==> trial 81: inputs <==
Design buck_v1_0, start of the top module:
module buck_v1_0 #(
  parameter model_data_width = 25,
  parameter model_decimal_width = 16
)(
  input aclk, 
  input resetn, 
  input clock_enable,
  input pwm, 
  input signed [model_data_width-1:0] input_voltage,
  input signed [model_data_width-1:0] period_inductor,
  input signed [model_data_width-1:0] period_capacitor,
  input signed [model_data_width-1:0] inverse_resistor,
  output reg signed [model_data_width-1:0] inductor_current,
  output signed [model_data_width-1:0] capacitor_current,
  output signed [model_data_width-1:0] output_current,
  output reg signed [model_data_width-1:0] output_voltage  
);
  wire signed [model_data_width-1:0] voltage_diff;  
  wire signed [(model_data_width*2)-1:0] voltage_diff_intl_2width;  
  wire signed [model_data_width-1:0] voltage_diff_intl;  
  wire signed [(model_data_width*2)-1:0] capacitor_current_intc_2width;  
  wire signed [model_data_width-1:0] capacitor_current_intc;  
  wire signed [(model_data_width*2)-1:0] output_current_2width;  
  assign voltage_diff = pwm? input_voltage - output_voltage: -output_voltage;
  assign voltage_diff_intl_2width = voltage_diff * period_inductor;
  assign voltage_diff_intl = voltage_diff_intl_2width >>> model_decimal_width;
  always @(posedge aclk)
    if (!resetn)
      inductor_current <= 0;
    else 
      if (clock_enable)
        inductor_current <= inductor_current + voltage_diff_intl;
  assign capacitor_current = inductor_current - output_current;
  assign capacitor_current_intc_2width = capacitor_current * period_capacitor;
  assign capacitor_current_intc = capacitor_current_intc_2width >>> model_decimal_width;
  always @(posedge aclk)
    if (!resetn)
      output_voltage <= 0;
    else 
      if (clock_enable)
        output_voltage <= output_voltage + capacitor_current_intc;
  assign output_current_2width = output_voltage * inverse_resistor;
  assign output_current = output_current_2width >>> model_decimal_width;
endmodule
==> flow/config.mk <==
export PLATFORM = sky130hd
export DESIGN_NAME = buck_v1_0
export DESIGN_NICKNAME = buck_v1_0
export VERILOG_FILES = /design/flow/design.v
export SDC_FILE = /design/flow/constraint.sdc
export NUM_CORES = 4
export LEC_CHECK = 0
export ABC_AREA = 1
export CAP_MARGIN = 20
export CORE_ASPECT_RATIO = 0.5
export CORE_MARGIN = 2
export CORE_UTILIZATION = 66
export CTS_CLUSTER_DIAMETER = 291
export CTS_CLUSTER_SIZE = 100
export PLACE_DENSITY = 0.35
export SETUP_SLACK_MARGIN = 4.45
export SLEW_MARGIN = 20
export TNS_END_PERCENT = 5
==> flow/constraint.sdc <==
create_clock -name core_clock -period 20.0 [get_ports {aclk}]
set_input_delay 4.0000 -clock core_clock [delete_from_list [all_inputs] [get_ports {aclk}]]
set_output_delay 4.0000 -clock core_clock [all_outputs]
set_load 0.01 [all_outputs]
run.sh (not shown) runs the stock make flow with config.mk's settings and CLKGATE_MAP_FILE=.
==> build 54: changes against trial 81 <==
==> flow/config.mk (replaced) <==
export PLATFORM = sky130hd
export DESIGN_NAME = buck_v1_0
export DESIGN_NICKNAME = buck_v1_0
export VERILOG_FILES = /design/flow/design.v
export SDC_FILE = /design/flow/constraint.sdc
export NUM_CORES = 4
export LEC_CHECK = 0
export ABC_AREA = 0
export CAP_MARGIN = 20
export CORE_ASPECT_RATIO = 0.5
export CORE_MARGIN = 2
export CORE_UTILIZATION = 72
export CTS_CLUSTER_DIAMETER = 362
export CTS_CLUSTER_SIZE = 100
export HOLD_SLACK_MARGIN = 0.29
export PLACE_DENSITY = 0.35
export SETUP_SLACK_MARGIN = 1.49
export SLEW_MARGIN = 20
export TNS_END_PERCENT = 5
==> flow/constraint.sdc (replaced) <==
create_clock -name core_clock -period 14.5 [get_ports {aclk}]
set_input_delay 2.9000 -clock core_clock [delete_from_list [all_inputs] [get_ports {aclk}]]
set_output_delay 2.9000 -clock core_clock [all_outputs]
set_load 0.01 [all_outputs]
==> build 32: changes against trial 81 <==
==> flow/config.mk (replaced) <==
export PLATFORM = sky130hd
export DESIGN_NAME = buck_v1_0
export DESIGN_NICKNAME = buck_v1_0
export VERILOG_FILES = /design/flow/design.v
export SDC_FILE = /design/flow/constraint.sdc
export NUM_CORES = 4
export LEC_CHECK = 0
export CAP_MARGIN = 20
export CORE_ASPECT_RATIO = 0.5
export CORE_MARGIN = 2
export CORE_UTILIZATION = 65
export CTS_CLUSTER_SIZE = 11
export HOLD_SLACK_MARGIN = 0.28
export SLEW_MARGIN = 20
export TNS_END_PERCENT = 5
==> flow/constraint.sdc (replaced) <==
create_clock -name core_clock -period 28.0 [get_ports {aclk}]
set_input_delay 5.6000 -clock core_clock [delete_from_list [all_inputs] [get_ports {aclk}]]
set_output_delay 5.6000 -clock core_clock [all_outputs]
set_load 0.01 [all_outputs]
==> comparison <==
Cell count, highest first: trial 81, build 54, build 32. Design area, highest first: build 54, trial 81, build 32. In trial 81 the area after synthesis is higher than in build 54, by 4.1%. In count of clock-buffer cells in the layout, build 54 and build 32 do not differ. The lowest non-clock buffer count belongs to build 32, the highest to build 54. Sequential share of layout area: build 32 > trial 81 > build 54. In sequential cell count, build 54 and build 32 do not differ. Against build 32, the first-iteration DRC count of build 54 is larger by about 30%. Build 54 finished with setup timing left. Trial 81 ran to the end with no violations. Build 32 finished clean. Wire length, highest first: trial 81, build 54, build 32. The highest die area belongs to trial 81, the lowest to build 54.
==> figures <==
| metric | trial 81 | build 54 | build 32 |
|---|---|---|---|
| Critical Path RT | 20,260 ps | 14,730 ps | 28,260 ps |
| FF-to-FF Start | output_voltage[11]$_SDFFE_PN0P_ | output_voltage[5]$_SDFFE_PN0P_ | output_voltage[9]$_SDFFE_PN0P_ |
| Critical path buffers and inverters | 23 | 18 | 11 |
| Met2 Use GR | 71.0% | 72.4% | 60.4% |
| Cell area after layout | 74,700 µm² | 75,400 µm² | 67,600 µm² |
| Total number of cells along the worst setup path | 75 | 75 | 74 |
| Synthesized area per cell | 7.76 µm² | 8.88 µm² | 8.88 µm² |
| Setup repair after global routing missed its margin | yes | yes | no |
| Setup fix buffers added after clock tree synthesis | 111 | 63 | 0 |
| Core Util, Final | 74.6% | 85.4% | 69.2% |
| Number of optimization iterations in the first detailed-route pass | 6 | 6 | 5 |
| Hold slack | 602 ps | 589 ps | 499 ps |
| Outcome | finished clean | complete, but fails checks | finished clean |
| Layout check failures | - | setup timing | - |
| Number of placement rows | 82 | 77 | 81 |
| Antenna diodes | 7 | 11 | 0 |
| Total global-route track usage | 46.3% | 44.3% | 38.1% |
| Data arrival time of the worst path | 18,840 ps | 19,740 ps | 24,850 ps |
| Mux frac, synth | 0% | 0.520% | 0.520% |
| Worst setup slack after placement | -138 ps | -5870 ps | 3290 ps |

---

==> build 38 <==
==> flow/design.v <==
module buck_v1_0 #(
  parameter model_data_width = 25,
  parameter model_decimal_width = 16
)(
  input aclk, 
  input resetn, 
  input clock_enable,
  input pwm, 
  input signed [model_data_width-1:0] input_voltage,
  input signed [model_data_width-1:0] period_inductor,
  input signed [model_data_width-1:0] period_capacitor,
  input signed [model_data_width-1:0] inverse_resistor,
  output reg signed [model_data_width-1:0] inductor_current,
  output signed [model_data_width-1:0] capacitor_current,
  output signed [model_data_width-1:0] output_current,
  output reg signed [model_data_width-1:0] output_voltage  
);
  wire signed [model_data_width-1:0] voltage_diff;  
  wire signed [(model_data_width*2)-1:0] voltage_diff_intl_2width;  
  wire signed [model_data_width-1:0] voltage_diff_intl;  
  wire signed [(model_data_width*2)-1:0] capacitor_current_intc_2width;  
  wire signed [model_data_width-1:0] capacitor_current_intc;  
  wire signed [(model_data_width*2)-1:0] output_current_2width;  
  assign voltage_diff = pwm? input_voltage - output_voltage: -output_voltage;
  assign voltage_diff_intl_2width = voltage_diff * period_inductor;
  assign voltage_diff_intl = voltage_diff_intl_2width >>> model_decimal_width;
  always @(posedge aclk)
    if (!resetn)
      inductor_current <= 0;
    else 
      if (clock_enable)
        inductor_current <= inductor_current + voltage_diff_intl;
  assign capacitor_current = inductor_current - output_current;
  assign capacitor_current_intc_2width = capacitor_current * period_capacitor;
  assign capacitor_current_intc = capacitor_current_intc_2width >>> model_decimal_width;
  always @(posedge aclk)
    if (!resetn)
      output_voltage <= 0;
    else 
      if (clock_enable)
        output_voltage <= output_voltage + capacitor_current_intc;
  assign output_current_2width = output_voltage * inverse_resistor;
  assign output_current = output_current_2width >>> model_decimal_width;
endmodule
==> flow/run.sh <==
#!/bin/bash
# the make line also repeats each setting of config.mk as NAME=value (left out here)
make -C /OpenROAD-flow-scripts/flow DESIGN_CONFIG=/design/flow/config.mk WORK_HOME=/design/flow/orfs CLKGATE_MAP_FILE= finish
==> flow/config.mk <==
export PLATFORM = sky130hd
export DESIGN_NAME = buck_v1_0
export DESIGN_NICKNAME = buck_v1_0
export VERILOG_FILES = /design/flow/design.v
export SDC_FILE = /design/flow/constraint.sdc
export NUM_CORES = 4
export LEC_CHECK = 0
export ABC_AREA = 1
export CAP_MARGIN = 0
export CELL_PAD_IN_SITES_GLOBAL_PLACEMENT = 0
export CORE_MARGIN = 2
export CORE_UTILIZATION = 72
export CTS_CLUSTER_DIAMETER = 183
export CTS_CLUSTER_SIZE = 16
export GPL_ROUTABILITY_DRIVEN = 1
export MIN_ROUTING_LAYER = met1
export PLACE_DENSITY_LB_ADDON = 0.08
export SETUP_SLACK_MARGIN = -0.63
export SLEW_MARGIN = 20
export TNS_END_PERCENT = 95
==> flow/constraint.sdc <==
create_clock -name core_clock -period 10.5 [get_ports {aclk}]
set_input_delay 2.1000 -clock core_clock [delete_from_list [all_inputs] [get_ports {aclk}]]
set_output_delay 2.1000 -clock core_clock [all_outputs]
set_load 0.01 [all_outputs]
==> build 86 (differences from build 38) <==
==> flow/config.mk (replaced) <==
export PLATFORM = sky130hd
export DESIGN_NAME = buck_v1_0
export DESIGN_NICKNAME = buck_v1_0
export VERILOG_FILES = /design/flow/design.v
export SDC_FILE = /design/flow/constraint.sdc
export NUM_CORES = 4
export LEC_CHECK = 0
export ABC_AREA = 1
export CAP_MARGIN = 20
export CORE_MARGIN = 2
export CORE_UTILIZATION = 68
export CTS_CLUSTER_SIZE = 97
export PLACE_DENSITY = 0.37
export SLEW_MARGIN = 20
==> flow/constraint.sdc (replaced) <==
create_clock -name core_clock -period 14.3 [get_ports {aclk}]
set_input_delay 2.8600 -clock core_clock [delete_from_list [all_inputs] [get_ports {aclk}]]
set_output_delay 2.8600 -clock core_clock [all_outputs]
set_load 0.01 [all_outputs]
==> trial 53 (differences from build 38) <==
==> flow/config.mk (replaced) <==
export PLATFORM = sky130hd
export DESIGN_NAME = buck_v1_0
export DESIGN_NICKNAME = buck_v1_0
export VERILOG_FILES = /design/flow/design.v
export SDC_FILE = /design/flow/constraint.sdc
export NUM_CORES = 4
export LEC_CHECK = 0
export CAP_MARGIN = 20
export CORE_MARGIN = 2
export CORE_UTILIZATION = 72
export CTS_CLUSTER_DIAMETER = 155
export MAX_ROUTING_LAYER = met4
export SLEW_MARGIN = 20
==> flow/constraint.sdc (replaced) <==
create_clock -name core_clock -period 18.3 [get_ports {aclk}]
set_input_delay 3.6600 -clock core_clock [delete_from_list [all_inputs] [get_ports {aclk}]]
set_output_delay 3.6600 -clock core_clock [all_outputs]
set_load 0.01 [all_outputs]
==> summary of the runs <==
- Build 38 ended with an error in 5_1_grt (GRT-0232). Trial 53 completed, yet does not pass: negative setup slack. Build 86 produced a layout that fails on negative setup slack.
- In flip-flop count, build 86 and trial 53 do not differ.
- Cell count: build 86 is larger than trial 53 (about 20%).
- Between trial 53 and build 86, the lower register-to-register slack is in build 86 (gap 1.8 ns).
- Synthesized cell count is the same in build 86 and build 38.
- Between build 86 and trial 53, the lower sequential share of layout area is in build 86 (gap 0.11 points).
==> figures <==
	build 38	trial 53	build 86
Synth Instances	8,586	7,210	8,586
Final worst slack	-	-1.81 ns	-3.34 ns
Launching element type of the critical path	-	input port	input port
Setup slack of the worst register-to-register path	-	0.65 ns	-1.19 ns
Share of cell area taken by muxes after synthesis	0%	0.520%	0%
Status	did not finish	failed layout checks	failed layout checks
Last stage reached	5_1_grt	-	-
Violated checks	-	negative setup slack	negative setup slack
Clock network share of area	-	0.235%	0.171%
Detail Placement HPWL	204,000 um	151,000 um	188,000 um
DRC violation count after routing	-	0	0
